red:
## AMBA_APB
module AMBA_APB(
  input logic pclk,
  input logic prst_n,
  input logic [4:0] paddr,
  input logic pselx,
  input logic penable,
  input logic pwrite,
  input logic [31:0] pwdata,
  output logic pready,
  output logic [31:0] prdata
);
  reg [31:0] mem[31:0];
  typedef enum {
    IDLE    = 0,
    SETUP   = 1,
    ACCESS  = 2,
    XXX     = 3
  } state_e;
  state_e state, next;
  always_ff @(posedge pclk or negedge prst_n)
    if (!prst_n)  state <= IDLE;
    else          state <= next;
  always_comb begin
    next = XXX;
    case (state)
      IDLE: begin
        if (pselx & !penable) next = SETUP;
        else                  next = IDLE;
      end
      SETUP: begin
        if (penable & pselx)  next = ACCESS;
      end
      ACCESS: begin
        if (pready)           next = IDLE;
        else                  next = ACCESS;
      end
      default: begin
        next = IDLE;
      end
    endcase
  end
  ...
Size in the first run: roughly 1100 flip-flops, about 75 I/O pins.
Settings: LEC_CHECK=0, ABC_AREA=1, CAP_MARGIN=15, CELL_PAD_IN_SITES_GLOBAL_PLACEMENT=2, CORE_ASPECT_RATIO=1.27, CORE_MARGIN=6, CORE_UTILIZATION=40, CTS_CLUSTER_DIAMETER=276, GPL_TIMING_DRIVEN=0, HOLD_SLACK_MARGIN=0.23, MAX_ROUTING_LAYER=met4, SLEW_MARGIN=15; clock period 5.0 ns.
run.sh (not shown) runs the stock make flow with config.mk's settings and CLKGATE_MAP_FILE=.
Modified inputs, blue compared to red
- a deleted HOLD_SLACK_MARGIN that had been 0.23
- a deleted MAX_ROUTING_LAYER that had been met4
- a change of CORE_MARGIN from 6 to 2
- an added PLACE_DENSITY of 0.6
- a deleted ABC_AREA that had been 1
- a deleted CTS_CLUSTER_DIAMETER that had been 276
- a change of SLEW_MARGIN from 15 to 20
- a deleted GPL_TIMING_DRIVEN that had been 0
- a change of CAP_MARGIN from 15 to 20
- a deleted CORE_ASPECT_RATIO that had been 1.27
- a deleted CELL_PAD_IN_SITES_GLOBAL_PLACEMENT that had been 2
Findings:
NOTE: maximum number of pins on one net before global-route repair in blue exceeds that of red
Of blue and red, blue shows the lower critical path depth, with red above it.
On clock network fraction of design power: between blue and red, it ends up higher for red.
blue reports a higher mean instance size in the synthesized netlist than red does.
Taking red as 1.0, blue lands at 0.917 on cell area.
The run with more setup slack is blue; red has less.
Relative to red, inverter count has decreased by 36 in blue.
Looking at overall track demand over capacity in global routing, blue sits below red.
For green, these inputs were changed with respect to blue:
- the clock period (ns, I/O delays scaled along): 5.0 -> 3.51
--- outcome ---
- In the reports for green and blue, the smaller detail-routed net length per standard cell belongs to green.
- Proportion of power drawn by flip-flops and latches was lower in the run labelled green.
- Routed wire in green totals less than in blue.
- Of green and blue, the lower core utilization belongs to blue.
- blue reports its launch point of the worst path as paddr[1] while green reports state[2]$_DFF_PN0_.
- First-pass GRT wire length delta for green relative to blue: 1.9% lower
- Measured slew at the worst slew-check pin essentially unchanged between blue and green.
- Per the comparison of green with blue, flop share of the area moved down; clock-buffer cell count moved down; non-clock buffer count moved up.
[inputs] orange vs green
- SETUP_SLACK_MARGIN newly set to 0.17
- HOLD_SLACK_MARGIN newly set to 0.02
- PLACE_DENSITY removed (was 0.6)
- the clock period (ns, I/O delays scaled along) changed from 3.51 to 5.0
Taking green as the reference, in orange antenna cell count moved up; setup slack moved up; count of cell instances traversed by the critical path moved down.
Re design area: orange is about 3.3% down on green.

---

AMBA_APB again, from the RTL that the note above started with.
Settings: LEC_CHECK=0, CAP_MARGIN=30, CELL_PAD_IN_SITES_DETAIL_PLACEMENT=2, CELL_PAD_IN_SITES_GLOBAL_PLACEMENT=2, CORE_ASPECT_RATIO=0.61, CORE_MARGIN=10, CORE_UTILIZATION=36, GPL_ROUTABILITY_DRIVEN=0, GPL_TIMING_DRIVEN=0, HOLD_SLACK_MARGIN=0.09, MAX_ROUTING_LAYER=met4, MIN_ROUTING_LAYER=met1, PLACE_DENSITY=0.73, SLEW_MARGIN=30, TNS_END_PERCENT=100; clock period 5.0 ns.
Then changed:
==> flow/config.mk (replaced) <==
export PLATFORM = sky130hd
export DESIGN_NAME = AMBA_APB
export DESIGN_NICKNAME = AMBA_APB
export VERILOG_FILES = /design/flow/design.v
export SDC_FILE = /design/flow/constraint.sdc
export NUM_CORES = 4
export LEC_CHECK = 0
export ABC_AREA = 0
export CAP_MARGIN = 15
export CELL_PAD_IN_SITES_GLOBAL_PLACEMENT = 2
export CORE_ASPECT_RATIO = 1.54
export CORE_MARGIN = 5
export CORE_UTILIZATION = 40
export GPL_TIMING_DRIVEN = 0
export HOLD_SLACK_MARGIN = 0.23
export SLEW_MARGIN = 15
What happened:
- clock power goes up by 5.3%
- setup slack improved by 0.079 ns
- via count falls by 9.7%
- cell count goes down by about 4%
- non-clock buffer count came out lower by 31
- design area stays flat
- worst hold slack is better by 0.28 ns
Then changed:
==> flow/config.mk (replaced) <==
export PLATFORM = sky130hd
export DESIGN_NAME = AMBA_APB
export DESIGN_NICKNAME = AMBA_APB
export VERILOG_FILES = /design/flow/design.v
export SDC_FILE = /design/flow/constraint.sdc
export NUM_CORES = 4
export LEC_CHECK = 0
export CAP_MARGIN = 20
export CORE_MARGIN = 2
export CORE_UTILIZATION = 9
export PLACE_DENSITY = 0.6
export SLEW_MARGIN = 20
==> flow/constraint.sdc (replaced) <==
create_clock -name core_clock -period 5.06 [get_ports {pclk}]
set_input_delay 1.0120 -clock core_clock [delete_from_list [all_inputs] [get_ports {pclk}]]
set_output_delay 1.0120 -clock core_clock [all_outputs]
set_load 0.01 [all_outputs]
Total power decreases by a few percent.
Count of clock-buffer cells in the layout decreases by 5.
Via count decreases slightly.
Critical path depth increases by 1.
Global-route usage decreases by 24 points.
Final cell count increases by well over a third.
Sequential cell count stays the same.
Then changed:
--- a/flow/config.mk
+++ b/flow/config.mk
@@ -8 +8,2 @@
-export CAP_MARGIN = 20
+export ABC_AREA = 0
+export CAP_MARGIN = 15
@@ -10,2 +11,2 @@
-export CORE_UTILIZATION = 9
-export PLACE_DENSITY = 0.6
+export CORE_UTILIZATION = 70
+export SETUP_SLACK_MARGIN = 0.47
==> flow/constraint.sdc (replaced) <==
create_clock -name core_clock -period 1.97 [get_ports {pclk}]
set_input_delay 0.3940 -clock core_clock [delete_from_list [all_inputs] [get_ports {pclk}]]
set_output_delay 0.3940 -clock core_clock [all_outputs]
set_load 0.01 [all_outputs]
Effect: The changed run finished with negative setup slack left; cell area drops by 1.2%; via count rose by 18%; total power came out higher to 2.7 times its value; clock skew goes down by 0.0089 ns; clock power climbs to 2.7 times its value; combinational power rose to 3.0 times its value; register-to-register slack degrades by 2.4 ns; area after synthesis stays the same; global-route usage goes up by 43 points; count of clock-buffer cells in the layout rises by 11; first-iteration DRC count rises by 50%.
Then changed:
--- a/flow/config.mk
+++ b/flow/config.mk
@@ -9 +9,4 @@
-export CAP_MARGIN = 15
+export CAP_MARGIN = 20
+export CELL_PAD_IN_SITES_DETAIL_PLACEMENT = 0
+export CELL_PAD_IN_SITES_GLOBAL_PLACEMENT = 1
+export CORE_ASPECT_RATIO = 0.92
@@ -11,2 +14,5 @@
-export CORE_UTILIZATION = 70
-export SETUP_SLACK_MARGIN = 0.47
+export CORE_UTILIZATION = 72
+export GPL_ROUTABILITY_DRIVEN = 1
+export MIN_ROUTING_LAYER = met1
+export PLACE_DENSITY = 0.35
+export SETUP_SLACK_MARGIN = 0.55
@@ -13,0 +20 @@
+export TNS_END_PERCENT = 40
==> flow/constraint.sdc (replaced) <==
create_clock -name core_clock -period 2.03 [get_ports {pclk}]
set_input_delay 0.4060 -clock core_clock [delete_from_list [all_inputs] [get_ports {pclk}]]
set_output_delay 0.4060 -clock core_clock [all_outputs]
set_load 0.01 [all_outputs]
The changed run stopped in global routing, error ODB-0269.
Die size drops by 2.7%.
Synthesized area stays the same.
Synthesized cell count is unchanged.
Then changed:
==> flow/config.mk (replaced) <==
export PLATFORM = sky130hd
export DESIGN_NAME = AMBA_APB
export DESIGN_NICKNAME = AMBA_APB
export VERILOG_FILES = /design/flow/design.v
export SDC_FILE = /design/flow/constraint.sdc
export NUM_CORES = 4
export LEC_CHECK = 0
export ABC_AREA = 1
export CAP_MARGIN = 0
export CORE_MARGIN = 2
export CORE_UTILIZATION = 72
export CTS_CLUSTER_DIAMETER = 172
export CTS_CLUSTER_SIZE = 10
export PLACE_DENSITY = 0.6
export SLEW_MARGIN = 20
=>
- The new run completed and failed the layout checks on negative setup slack
- die area went up by 7.4%
- synthesized area went up by 7.6%
- synthesized cell count went up by 53%

---

The RTL this note starts from:
==> flow/design.v <==
module AMBA_APB(
  input logic pclk,
  input logic prst_n,
  input logic [4:0] paddr,
  input logic pselx,
  input logic penable,
  input logic pwrite,
  input logic [31:0] pwdata,
  output logic pready,
  output logic [31:0] prdata
);
  reg [31:0] mem[31:0];
  typedef enum {
    IDLE    = 0,
    SETUP   = 1,
    ACCESS  = 2,
    XXX     = 3
  } state_e;
  state_e state, next;
  always_ff @(posedge pclk or negedge prst_n)
    if (!prst_n)  state <= IDLE;
    else          state <= next;
  always_comb begin
    next = XXX;
    case (state)
      IDLE: begin
        if (pselx & !penable) next = SETUP;
        else                  next = IDLE;
      end
      SETUP: begin
        if (penable & pselx)  next = ACCESS;
      end
      ACCESS: begin
        if (pready)           next = IDLE;
        else                  next = ACCESS;
      end
      default: begin
        next = IDLE;
      end
    endcase
  end
  always_ff @(posedge pclk or negedge prst_n) begin
    if (!prst_n) begin
      pready <= 0;
      prdata <= 0;
    end
    else begin
      if (next == ACCESS) begin
        if (pwrite) begin
          mem[paddr] <= pwrite ? pwdata : mem[paddr];
        end
        else begin
          prdata     <= mem[paddr];
        end
        pready       <= 1;
      end
      else begin
        pready       <= 0;
      end
    end
  end
endmodule
Settings: LEC_CHECK=0, ABC_AREA=1, CAP_MARGIN=20, CORE_MARGIN=2, CORE_UTILIZATION=70, CTS_CLUSTER_SIZE=73, PLACE_DENSITY=0.6, SLEW_MARGIN=20; clock period 2.0 ns.
The baseline finished with negative setup slack left.
Change:
- CAP_MARGIN: 20 -> 5
- CELL_PAD_IN_SITES_DETAIL_PLACEMENT: default -> 0
- CELL_PAD_IN_SITES_GLOBAL_PLACEMENT: default -> 0
- CORE_ASPECT_RATIO: default -> 0.56
- CORE_UTILIZATION: 70 -> 71
- CTS_CLUSTER_SIZE: 73 -> default
- GPL_ROUTABILITY_DRIVEN: default -> 1
- MIN_ROUTING_LAYER: default -> met1
- PLACE_DENSITY: 0.6 -> 0.64
- TNS_END_PERCENT: default -> 100
- clock period: 2.0 -> 2.68 ns (I/O delays scaled with it)
What happened:
- The changed run completed with no timing, DRC or antenna violations
- count of clock-buffer cells in the layout drops by 22
- non-clock buffer count drops by 6
- power drops by a quarter to a third
- die size drops slightly
- cell area drops by a few percent
Change:
- CAP_MARGIN: 5 -> 20
- CORE_UTILIZATION: 71 -> 72
- CTS_CLUSTER_DIAMETER: default -> 235
- PLACE_DENSITY: 0.64 -> default
- PLACE_DENSITY_LB_ADDON: default -> 0.12
- TNS_END_PERCENT: 100 -> 40
- clock period: 2.68 -> 2.45 ns (I/O delays scaled with it)
Now the flow reached the layout checks and failed them: negative setup slack.
Synthesized area does not change.
Cell count came out lower by 1.5%.
Power came out higher by 11%.
Design area came out lower by 0.68%.
Clock skew came out lower by 3.9 ps.
First-iteration DRC count came out lower by 10%.
Change:
- ABC_AREA: 1 -> 0
- CAP_MARGIN: 20 -> 40
- CELL_PAD_IN_SITES_GLOBAL_PLACEMENT: 0 -> 1
- CORE_ASPECT_RATIO: 0.56 -> 1.72
- CORE_UTILIZATION: 72 -> 70
- CTS_CLUSTER_DIAMETER: 235 -> default
- PLACE_DENSITY_LB_ADDON: 0.12 -> default
- clock period: 2.45 -> 1.95 ns (I/O delays scaled with it)
Result: The new run finished but failed the layout checks on negative setup slack; global-route usage grows by 7.6 points; clock power climbs by 33%; combinational power grows by 43%; hold slack gets better by 320 ps; design area rose by about 1.1%; worst setup slack got worse by 570 ps; wire length increases by 23%.
Change:
- ABC_AREA: 0 -> default
- CAP_MARGIN: 40 -> 20
- CELL_PAD_IN_SITES_DETAIL_PLACEMENT: 0 -> default
- CELL_PAD_IN_SITES_GLOBAL_PLACEMENT: 1 -> default
- CORE_ASPECT_RATIO: 1.72 -> default
- CORE_UTILIZATION: 70 -> 26
- GPL_ROUTABILITY_DRIVEN: 1 -> default
- MIN_ROUTING_LAYER: met1 -> default
- PLACE_DENSITY: default -> 0.6
- TNS_END_PERCENT: 40 -> default
- clock period: 1.95 -> 3.51 ns (I/O delays scaled with it)
After rerunning:
- The changed run went through all stages and came out clean
- final area is lower by about 5%
- utilization goes down by 59 points
- clock skew is about the same
Power is estimated from default activity; no workload was simulated.
